Design main, start of the top module:
module main(clk, buttons, init_cells, leds, rgb, cols, rows);
Settings: LEC_CHECK=0, CAP_MARGIN=10, CELL_PAD_IN_SITES_DETAIL_PLACEMENT=0, CORE_ASPECT_RATIO=1.23, CORE_MARGIN=2, CORE_UTILIZATION=72, CTS_CLUSTER_SIZE=35, SETUP_SLACK_MARGIN=-0.07, SLEW_MARGIN=20; clock period 2.71 ns.
run.sh (not shown) runs the stock make flow with config.mk's settings and CLKGATE_MAP_FILE=.
The baseline did not get past 5_1_grt.
Change:
CAP_MARGIN = 20   (was 10)
CELL_PAD_IN_SITES_DETAIL_PLACEMENT = default   (was 0)
CORE_ASPECT_RATIO = default   (was 1.23)
CORE_UTILIZATION = 64   (was 72)
CTS_CLUSTER_SIZE = default   (was 35)
SETUP_SLACK_MARGIN = default   (was -0.07)
clock period = 5.42 ns   (was 2.71 ns; I/O delays follow)
- With this change the flow passed the timing, DRC and antenna checks
- die size increases by 12%
- area after synthesis does not change
- synthesized cell count does not change
Change:
ABC_AREA = 1   (was default)
CORE_UTILIZATION = 40   (was 64)
PLACE_DENSITY = 0.6   (was default)
clock period = 7.65 ns   (was 5.42 ns; I/O delays follow)
Outcome:
- sequential share of layout area decreases by 0.13 points
- die area increases by about 60%
- area after synthesis decreases by about 0.5%
- final cell count increases by 21%
- global-route usage decreases by 8.3 points
- flip-flop count stays the same
- worst setup slack gets better by 1.5 ns
Change:
ABC_AREA = default   (was 1)
CORE_UTILIZATION = 65   (was 40)
clock period = 4.52 ns   (was 7.65 ns; I/O delays follow)
After rerunning: Global-route usage grows by 8.4 points; routed wire length shrinks by a little under a tenth; setup slack got worse by 2.2 ns; design area shrinks slightly; critical path depth stays the same; die area shrinks by well over a third; hold slack got worse by 0.0049 ns; non-clock buffer count grows by 1; final cell count shrinks by about a fifth.
Change:
CORE_UTILIZATION = 40   (was 65)
clock period = 7.0 ns   (was 4.52 ns; I/O delays follow)
What happened:
- The changed run finished with timing, DRC and antenna clean
- non-clock buffer count falls by 2
- routed wire length rises by 6.2%
- core utilization falls by 28 points
- flip-flop count is unchanged
- clock-buffer cell count stays the same


Starting RTL as in the previous note.
// main
module main(clk, buttons, init_cells, leds, rgb, cols, rows);
Settings: LEC_CHECK=0, CAP_MARGIN=20, CORE_MARGIN=2, CORE_UTILIZATION=72, CTS_CLUSTER_DIAMETER=396, CTS_CLUSTER_SIZE=99, PLACE_DENSITY=0.6, SLEW_MARGIN=20, TNS_END_PERCENT=10; clock period 4.7 ns.
The baseline finished with timing, DRC and antenna clean.
Then changed:
CORE_UTILIZATION = 70   (was 72)
CTS_CLUSTER_DIAMETER = default   (was 396)
CTS_CLUSTER_SIZE = default   (was 99)
TNS_END_PERCENT = default   (was 10)
clock period = 4.51 ns   (was 4.7 ns; I/O delays follow)
Worst setup slack got worse by 0.11 ns.
Area after synthesis does not change.
Die size goes up by 2.8%.
Cell count is about the same.
Utilization went down by 1.3 points.
Cell area barely changes.
Non-clock buffer count drops by 2.
Via count hardly moves.
Then changed:
CORE_UTILIZATION = 66   (was 70)
clock period = 3.83 ns   (was 4.51 ns; I/O delays follow)
Result:
- The new run finished clean
- worst setup slack gets worse by 0.48 ns
- first-iteration DRC count drops by 22%
- register-to-register slack gets worse by 0.67 ns
- die area climbs by 5.9%
- clock-buffer cell count is unchanged
- routed wire length drops by 1.3%
Then changed:
CORE_UTILIZATION = 72   (was 66)
CTS_CLUSTER_DIAMETER = 396   (was default)
CTS_CLUSTER_SIZE = 99   (was default)
clock period = 6.46 ns   (was 3.83 ns; I/O delays follow)
Hold slack gains 0.0063 ns.
Core utilization rises by 6.3 points.
Wire length rises by 3.0%.
Worst setup slack gains 1.8 ns.
Die area falls by 8.1%.
Global-route usage rises by 3.2 points.
Design area falls by 0.31%.
Via count rises by 2.1%.
Then changed:
CTS_CLUSTER_DIAMETER = 104   (was 396)
CTS_CLUSTER_SIZE = default   (was 99)
clock period = 2.94 ns   (was 6.46 ns; I/O delays follow)
This time the run finished but fails on setup timing; non-clock buffer count goes up by 144; cell area rose by 14%; die size stays the same; area after synthesis stays the same.
Then changed:
ABC_AREA = 1   (was default)
CTS_CLUSTER_DIAMETER = 29   (was 104)
CTS_CLUSTER_SIZE = 73   (was default)
HOLD_SLACK_MARGIN = 0.27   (was default)
PLACE_DENSITY = default   (was 0.6)
PLACE_DENSITY_LB_ADDON = 0.02   (was default)
SETUP_SLACK_MARGIN = 0.57   (was default)
After rerunning:
- Now the flow stopped in global routing
- synthesized area came out lower slightly
- die area shrinks slightly
- synthesized cell count grows by roughly a tenth
